build 32:
## conv_mac_unit
module conv_mac_unit (
	input wire aclk,
	input wire aresetn,
	input wire aclken,
	input wire[1:0] calfmt,
	input wire[8*16-1:0] mac_in_ftm,
	input wire[8*16-1:0] mac_in_wgt,
	input wire mac_in_ftm_masked,
	input wire[1:0] mac_in_info_along,
	input wire mac_in_valid,
	output wire[7:0] mac_out_exp,
	output wire[39:0] mac_out_frac,
	output wire[1:0] mac_out_info_along,
	output wire mac_out_valid
);
Size: roughly 20000 cells after synthesis, roughly 1400 flip-flops.
Settings: LEC_CHECK=0, ABC_AREA=1, CAP_MARGIN=20, CELL_PAD_IN_SITES_GLOBAL_PLACEMENT=3, CORE_MARGIN=10, CORE_UTILIZATION=61, CTS_CLUSTER_DIAMETER=146, MAX_ROUTING_LAYER=met5, MIN_ROUTING_LAYER=met2, SLEW_MARGIN=20; clock period 10.1 ns.
run.sh (not shown) runs the stock make flow with config.mk's settings and CLKGATE_MAP_FILE=.
Build 32 did not finish; the tool stopped in global placement without I/O with error GPL-0301.
#### Input delta (build 74 over build 32)
Settings: CELL_PAD_IN_SITES_GLOBAL_PLACEMENT: 3 -> unset; CORE_MARGIN: 10 -> 2; MAX_ROUTING_LAYER: met5 -> unset; CTS_CLUSTER_DIAMETER: 146 -> unset; MIN_ROUTING_LAYER: met2 -> unset; the clock period (ns, I/O delays scaled along): 10.1 -> 5.98.
[summary]
Comparing build 74 and build 32, the one run not ending clean was build 32.
What ended build 32 was a tool error in global placement without I/O; the run never finished.
Taking build 32 as the reference, in build 74 flip-flop and latch count after synthesis neither gained nor lost much; post-synthesis cell type count stayed essentially flat.
On horizontal extent of the die: between build 74 and build 32, it ends up higher for build 32.
From build 32 to build 74 the numbers moved as follows: count of instantiated cells in the yosys netlist was more or less identical, synthesized area was more or less identical, floorplan die height went down by 3.0%, chip area in the Yosys report was more or less identical.
| synthesized cell count | build 32 vs build 74 | ≈ equal |
Where die size is concerned, build 32 is outperformed by build 74.
## Diff of input files: build 76 against build 74
Settings: CORE_UTILIZATION now 62, was 61; CTS_CLUSTER_DIAMETER now 346, previously not set; the clock period (ns, I/O delays scaled along) now 4.27, was 5.98.
Results
Build 76 -> stages 100% | layout checks FAIL | setup timing. Height of the die ended up 4.2 um lower on build 76 than on build 74. Build 74 -> build 76: total area of sequential cells flat. Build 76 vs build 74 — wire length climbed by a little under 10%. Build 76 ended up with mul_blk[5].mul_u.mul_res[21] as its end point of the critical path; build 74 ended up with mul_blk[2].mul_u.mul_res[30].
#### Input delta (build 80 over build 76)
Settings: CTS_CLUSTER_DIAMETER removed (was 346); CORE_UTILIZATION changed from 62 to 53; ABC_AREA removed (was 1); the clock period (ns, I/O delays scaled along) changed from 4.27 to 6.58.
--- outcome ---
In summary, build 80 completed successfully, with a layout that passed the timing, design-rule and antenna checks. Higher final critical delay including setup and external delays goes to build 80 over build 76. The lower chip area from the yosys synthesis statistics of build 76 and build 80 is in build 80. [build 80] multi-input gate count fell 11% relative to build 76. Diff build 76 -> build 80: number of well-tap cells placed up 404, least setup slack across all paths after layout up 1.60 ns. Against build 76, wire length in build 80 fell by more than 10%. Compared with build 76, build 80 shows a higher part of the Yosys area used for sequential elements. Worst hold slack, build 76 and build 80, higher one = build 80.
#### Input delta (build 22 over build 80)
Settings: a change of CORE_UTILIZATION from 53 to 22; a change of the clock period (ns, I/O delays scaled along) from 6.58 to 6.84.
After detailed routing, build 80 needs less wire than build 22.
Highest clock rate: build 22 vs build 80 down about 2.4%
[compare] base=build 80 new=build 22: number of clock buffers in the layout moved up; data required time at the worst endpoint increased by 0.27 ns relative to the old numbers; insertion delay to the later sink of the worst-skew pair rose 0.04 ns; area added between synthesis and finish shows an increase of 3.4 points; worst hold slack shows an increase of 0.0032 ns.
### build 22 -> build 17
Settings: a change of CORE_UTILIZATION from 22 to 40; an added SETUP_SLACK_MARGIN of 0.93.
--- outcome ---
Delta (build 17 minus build 22): final core area utilization now sits higher; clock skew dropped 0.022 ns; non-clock buffer count now sits higher; area of the die moved down. Looking at first-iteration DRC count, build 17 sits about 6.4% above build 22. Delta (build 17 minus build 22): number of non-filler instances in the completed layout saw a decrease, clock buffer count in the final layout saw a decrease.

---

conv_mac_unit again, from the RTL that the note above started with.
clock: 5.49 ns
lec_check: 0
cap_margin: 35
core_margin: 2
core_utilization: 72
place_density: 0.66
setup_slack_margin: -0.32
slew_margin: 20
The first run never finished: it broke off in global routing (ODB-0269).
Change:
CAP_MARGIN = 20   (was 35)
CORE_UTILIZATION = 65   (was 72)
PLACE_DENSITY = default   (was 0.66)
SETUP_SLACK_MARGIN = default   (was -0.32)
clock period = 3.99 ns   (was 5.49 ns; I/O delays follow)
With this change the flow finished but failed the layout checks on negative setup slack.
Synthesized cell count stays the same.
Die area climbs by 11%.
Area after synthesis does not change.
Change:
CORE_UTILIZATION = 72   (was 65)
PLACE_DENSITY = 0.64   (was default)
clock period = 6.62 ns   (was 3.99 ns; I/O delays follow)
This time the run finished with timing, DRC and antenna clean.
Critical path depth rose by 1.
Flip-flop count does not change.
Synthesized area stays the same.
Change:
CORE_UTILIZATION = 40   (was 72)
PLACE_DENSITY = default   (was 0.64)
clock period = 7.0 ns   (was 6.62 ns; I/O delays follow)
The new run finished clean.
Worst setup slack is better by 190 ps.
Sequential cell count stays the same.
Clock-buffer cell count went up by 8.
Sequential share of layout area went down by 0.18 points.
Synthesized area is unchanged.
Routed wire length went down by 3.5%.
Via count went down by 6.8%.
Cell area went up by 0.77%.

---

Starting RTL as in the previous note.
clock: 5.13 ns
lec_check: 0
cap_margin: 20
core_aspect_ratio: 0.72
core_margin: 2
core_utilization: 72
cts_cluster_diameter: 396
cts_cluster_size: 97
place_density: 0.39
setup_slack_margin: 0.95
slew_margin: 20
The baseline died in 5_1_grt.
==> next run, changes <==
CORE_ASPECT_RATIO = not set   (was 0.72)
CTS_CLUSTER_DIAMETER = 397   (was 396)
CTS_CLUSTER_SIZE = not set   (was 97)
PLACE_DENSITY = 0.42   (was 0.39)
SETUP_SLACK_MARGIN = not set   (was 0.95)
clock period = 6.0 ns   (was 5.13 ns; I/O delays follow)
After rerunning: The new run reached the layout checks and failed them: setup timing; synthesized area is unchanged; die size is about the same; synthesized cell count does not change.

---

conv_mac_unit again, from the RTL that the note above started with.
export LEC_CHECK = 0
export ABC_AREA = 1
export CAP_MARGIN = 15
export CELL_PAD_IN_SITES_DETAIL_PLACEMENT = 2
export CORE_MARGIN = 5
export CORE_UTILIZATION = 54
export GPL_ROUTABILITY_DRIVEN = 1
export HOLD_SLACK_MARGIN = 0.17
export MAX_ROUTING_LAYER = met4
export MIN_ROUTING_LAYER = met2
export PLACE_DENSITY_LB_ADDON = 0.19
export SLEW_MARGIN = 20
export TNS_END_PERCENT = 60
create_clock -name core_clock -period 7.75 [get_ports {aclk}]
The starting point failed in detailed placement, error DPL-0033.
Edit:
==> flow/config.mk (replaced) <==
export PLATFORM = sky130hd
export DESIGN_NAME = conv_mac_unit
export DESIGN_NICKNAME = conv_mac_unit
export VERILOG_FILES = /design/flow/design.v
export SDC_FILE = /design/flow/constraint.sdc
export NUM_CORES = 4
export LEC_CHECK = 0
export CAP_MARGIN = 20
export CORE_MARGIN = 2
export CORE_UTILIZATION = 40
export SLEW_MARGIN = 20
==> flow/constraint.sdc (replaced) <==
create_clock -name core_clock -period 6.84 [get_ports {aclk}]
set_input_delay 1.3680 -clock core_clock [delete_from_list [all_inputs] [get_ports {aclk}]]
set_output_delay 1.3680 -clock core_clock [all_outputs]
set_load 0.01 [all_outputs]
With this change the flow passed the timing, design-rule and antenna checks. Synthesized area drops by about 4.4%. Synthesized cell count drops by about 18%. Die size climbs by 26%.
Edit:
--- a/flow/config.mk
+++ b/flow/config.mk
@@ -10 +10,2 @@
-export CORE_UTILIZATION = 40
+export CORE_UTILIZATION = 68
+export PLACE_DENSITY = 0.42
==> flow/constraint.sdc (replaced) <==
create_clock -name core_clock -period 6.94 [get_ports {aclk}]
set_input_delay 1.3880 -clock core_clock [delete_from_list [all_inputs] [get_ports {aclk}]]
set_output_delay 1.3880 -clock core_clock [all_outputs]
set_load 0.01 [all_outputs]
Result: Die area shrinks by about 40%. Final area shrinks by 1.8%. Sequential share of layout area grows by 0.44 points. Setup slack got worse by 0.084 ns. Count of clock-buffer cells in the layout shrinks by 12. Maximum frequency shrinks by 2.7%. Wire length grows by about 4.6%. Global-route usage grows by 17 points. Area after synthesis is unchanged.
Edit:
--- a/flow/config.mk
+++ b/flow/config.mk
@@ -10,2 +10 @@
-export CORE_UTILIZATION = 68
-export PLACE_DENSITY = 0.42
+export CORE_UTILIZATION = 57
==> flow/constraint.sdc (replaced) <==
create_clock -name core_clock -period 4.27 [get_ports {aclk}]
set_input_delay 0.8540 -clock core_clock [delete_from_list [all_inputs] [get_ports {aclk}]]
set_output_delay 0.8540 -clock core_clock [all_outputs]
set_load 0.01 [all_outputs]
- The changed run produced a layout that fails on setup timing
- worst setup slack degrades by 2.3 ns
- cell area came out higher by 13%
- maximum frequency came out higher by 6.4%

---

oak:
Starting RTL as in the previous note.
clock: 5.54 ns
lec_check: 0
cap_margin: 30
core_margin: 2
core_utilization: 72
cts_cluster_size: 71
gpl_routability_driven: 1
place_density_lb_addon: 0.06
setup_slack_margin: 1.65
slew_margin: 10
Completing all stages was not enough for oak: its layout failed the final checks because of negative setup slack.
[inputs] pine vs oak
--- a/flow/config.mk
+++ b/flow/config.mk
@@ -8 +8 @@
-export CAP_MARGIN = 30
+export CAP_MARGIN = 15
@@ -11 +10,0 @@
-export CTS_CLUSTER_SIZE = 71
@@ -13,3 +12,3 @@
-export PLACE_DENSITY_LB_ADDON = 0.06
-export SETUP_SLACK_MARGIN = 1.65
-export SLEW_MARGIN = 10
+export PLACE_DENSITY = 0.65
+export SETUP_SLACK_MARGIN = -0.35
+export SLEW_MARGIN = 20
==> flow/constraint.sdc <==
create_clock -name core_clock -period 5.63 [get_ports {aclk}]
set_input_delay 1.1260 -clock core_clock [delete_from_list [all_inputs] [get_ports {aclk}]]
set_output_delay 1.1260 -clock core_clock [all_outputs]
set_load 0.01 [all_outputs]
Notes after the runs:
[compare] base=oak new=pine: critical path data arrival time now larger; setup slack went up 0.068 ns; area overhead of the layout relative to synthesis dropped 0.66 points.
pine reports its slowest stage cell on the critical path as sky130_fd_sc_hd__fa_1 while oak reports sky130_fd_sc_hd__fa_2.
Complete run, failing final checks: oak, reason negative setup slack.
pine finished all stages; layout check result: FAIL, due to negative setup slack.
[pine] critical path depth fell about 9% relative to oak
> inputs changed (pine -> birch)
--- a/flow/config.mk
+++ b/flow/config.mk
@@ -8 +8 @@
-export CAP_MARGIN = 15
+export CAP_MARGIN = 20
@@ -10,4 +10 @@
-export CORE_UTILIZATION = 72
-export GPL_ROUTABILITY_DRIVEN = 1
-export PLACE_DENSITY = 0.65
-export SETUP_SLACK_MARGIN = -0.35
+export CORE_UTILIZATION = 10
==> flow/constraint.sdc <==
create_clock -name core_clock -period 8.2 [get_ports {aclk}]
set_input_delay 1.6400 -clock core_clock [delete_from_list [all_inputs] [get_ports {aclk}]]
set_output_delay 1.6400 -clock core_clock [all_outputs]
set_load 0.01 [all_outputs]
--- outcome ---
- [compare] base=pine new=birch: setup slack after layout rose by 2.03 ns; first-pass GRT wire length rose by about 2.4%.
- birch vs. pine: wire length on met2 went up by about 11%.
- birch ended with every stage complete and zero timing, DRC or antenna violations.
### birch -> maple
--- a/flow/config.mk
+++ b/flow/config.mk
@@ -10 +10 @@
-export CORE_UTILIZATION = 10
+export CORE_UTILIZATION = 67
==> flow/constraint.sdc <==
create_clock -name core_clock -period 4.71 [get_ports {aclk}]
set_input_delay 0.9420 -clock core_clock [delete_from_list [all_inputs] [get_ports {aclk}]]
set_output_delay 0.9420 -clock core_clock [all_outputs]
set_load 0.01 [all_outputs]
--- outcome ---
The flow completed for maple, but it is not clean: the layout still shows negative setup slack. Having completed the whole flow, birch delivered a layout that passed the timing, design-rule and antenna checks. The vias per cell in maple sits about 100% above the value recorded for birch. Per the comparison of maple with birch, logic area rose by 5.1%, post-route clock period utilization rose by 58 points. Delta (maple minus birch): area of all placed cells without fillers went up; share of cell area taken by flip-flops and latches essentially unchanged. Looking at type of the tightest min-delay check, the input pin to async pin result is from maple; the flip-flop to flip-flop one comes from birch. Against birch, maple comes in 0.29 ns lower on signal arrival time at the worst endpoint. The endpoint of the worst setup timing path comes out mul_blk[4].mul_u.mul_res[31] in one run and mul_blk[0].mul_u.mul_res[31] in the other, namely in birch and maple respectively.
### maple -> cedar
--- a/flow/config.mk
+++ b/flow/config.mk
@@ -10 +10 @@
-export CORE_UTILIZATION = 67
+export CORE_UTILIZATION = 23
==> flow/constraint.sdc <==
create_clock -name core_clock -period 10.7 [get_ports {aclk}]
set_input_delay 2.1400 -clock core_clock [delete_from_list [all_inputs] [get_ports {aclk}]]
set_output_delay 2.1400 -clock core_clock [all_outputs]
set_load 0.01 [all_outputs]
--- outcome ---
cedar finished end to end and its layout was clean on timing, DRC and antenna.
The class of the most critical setup path comes out input pin to primary output in one run and flip-flop to flip-flop in the other, namely in cedar and maple respectively.
Cell area on cedar is down relative to maple.
Re detailed-routed wire length on met2: maple was higher than cedar.
cedar reports a lower final net count than maple does.
cedar vs. maple: portion of the clock cycle consumed by the worst path in the final layout went down by 75 points.

---

conv_mac_unit again, from the RTL that the note above started with.
Settings: LEC_CHECK=0, ABC_AREA=1, CAP_MARGIN=20, CELL_PAD_IN_SITES_DETAIL_PLACEMENT=0, CORE_ASPECT_RATIO=1.33, CORE_MARGIN=8, CORE_UTILIZATION=40, CTS_CLUSTER_DIAMETER=159, CTS_CLUSTER_SIZE=11, MAX_ROUTING_LAYER=met5, MIN_ROUTING_LAYER=met2, PLACE_DENSITY=0.95, SLEW_MARGIN=5; clock period 5.12 ns.
The baseline ended with an error in global routing (5_1_grt).
Edit:
ABC_AREA = default   (was 1)
CELL_PAD_IN_SITES_DETAIL_PLACEMENT = default   (was 0)
CORE_ASPECT_RATIO = default   (was 1.33)
CORE_MARGIN = 2   (was 8)
CORE_UTILIZATION = 58   (was 40)
CTS_CLUSTER_DIAMETER = default   (was 159)
CTS_CLUSTER_SIZE = default   (was 11)
MAX_ROUTING_LAYER = default   (was met5)
MIN_ROUTING_LAYER = default   (was met2)
PLACE_DENSITY = default   (was 0.95)
SLEW_MARGIN = 20   (was 5)
clock period = 7.55 ns   (was 5.12 ns; I/O delays follow)
- This time the run completed without violations
- die size went down by 36%
- area after synthesis went down by about 4.4%
- synthesized cell count went down by about 18%

---

== build 28 ==
Starting RTL as in the previous note.
Settings: LEC_CHECK=0, CAP_MARGIN=0, CORE_MARGIN=2, CORE_UTILIZATION=72, CTS_CLUSTER_SIZE=25, HOLD_SLACK_MARGIN=0.3, MAX_ROUTING_LAYER=met4, SETUP_SLACK_MARGIN=0.51, SLEW_MARGIN=10, TNS_END_PERCENT=60; clock period 3.88 ns.
Run status, build 28: aborted in global routing, error GRT-0232
Inputs modified between build 28 and trial 68:
Settings: a change of SLEW_MARGIN from 10 to 20; a deleted MAX_ROUTING_LAYER that had been met4; a deleted SETUP_SLACK_MARGIN that had been 0.51; a deleted CTS_CLUSTER_SIZE that had been 25; a deleted HOLD_SLACK_MARGIN that had been 0.3; a change of CORE_UTILIZATION from 72 to 66; a deleted TNS_END_PERCENT that had been 60; a change of CAP_MARGIN from 0 to 20; a change of the clock period (ns, I/O delays scaled along) from 3.88 to 5.88.
Notes after the runs:
- STATUS run=trial 68 STAGES=ALL_DONE FINAL_CHECKS=FAILED CAUSE=setup timing
- Comparing trial 68 and build 28, the lower floorplan-stage core utilization was measured on trial 68.
- Taking trial 68 as 1.0, build 28 lands at 0.917 on die area.
- | post-placement setup slack | trial 68 vs build 28 | 2320 ps higher |
- Post-synthesis compound-gate area fraction: trial 68 vs build 28 identical
- Looking only at final HPWL from detailed placement, and setting everything else aside, the lower value of trial 68 and build 28 goes to trial 68.
- Compared with build 28, in trial 68 xor/xnor share of the synthesized area about even; chip width now sits higher.
- When trial 68 is measured against build 28, its final weighted congestion in routability-driven placement turns out 4.0% lower.
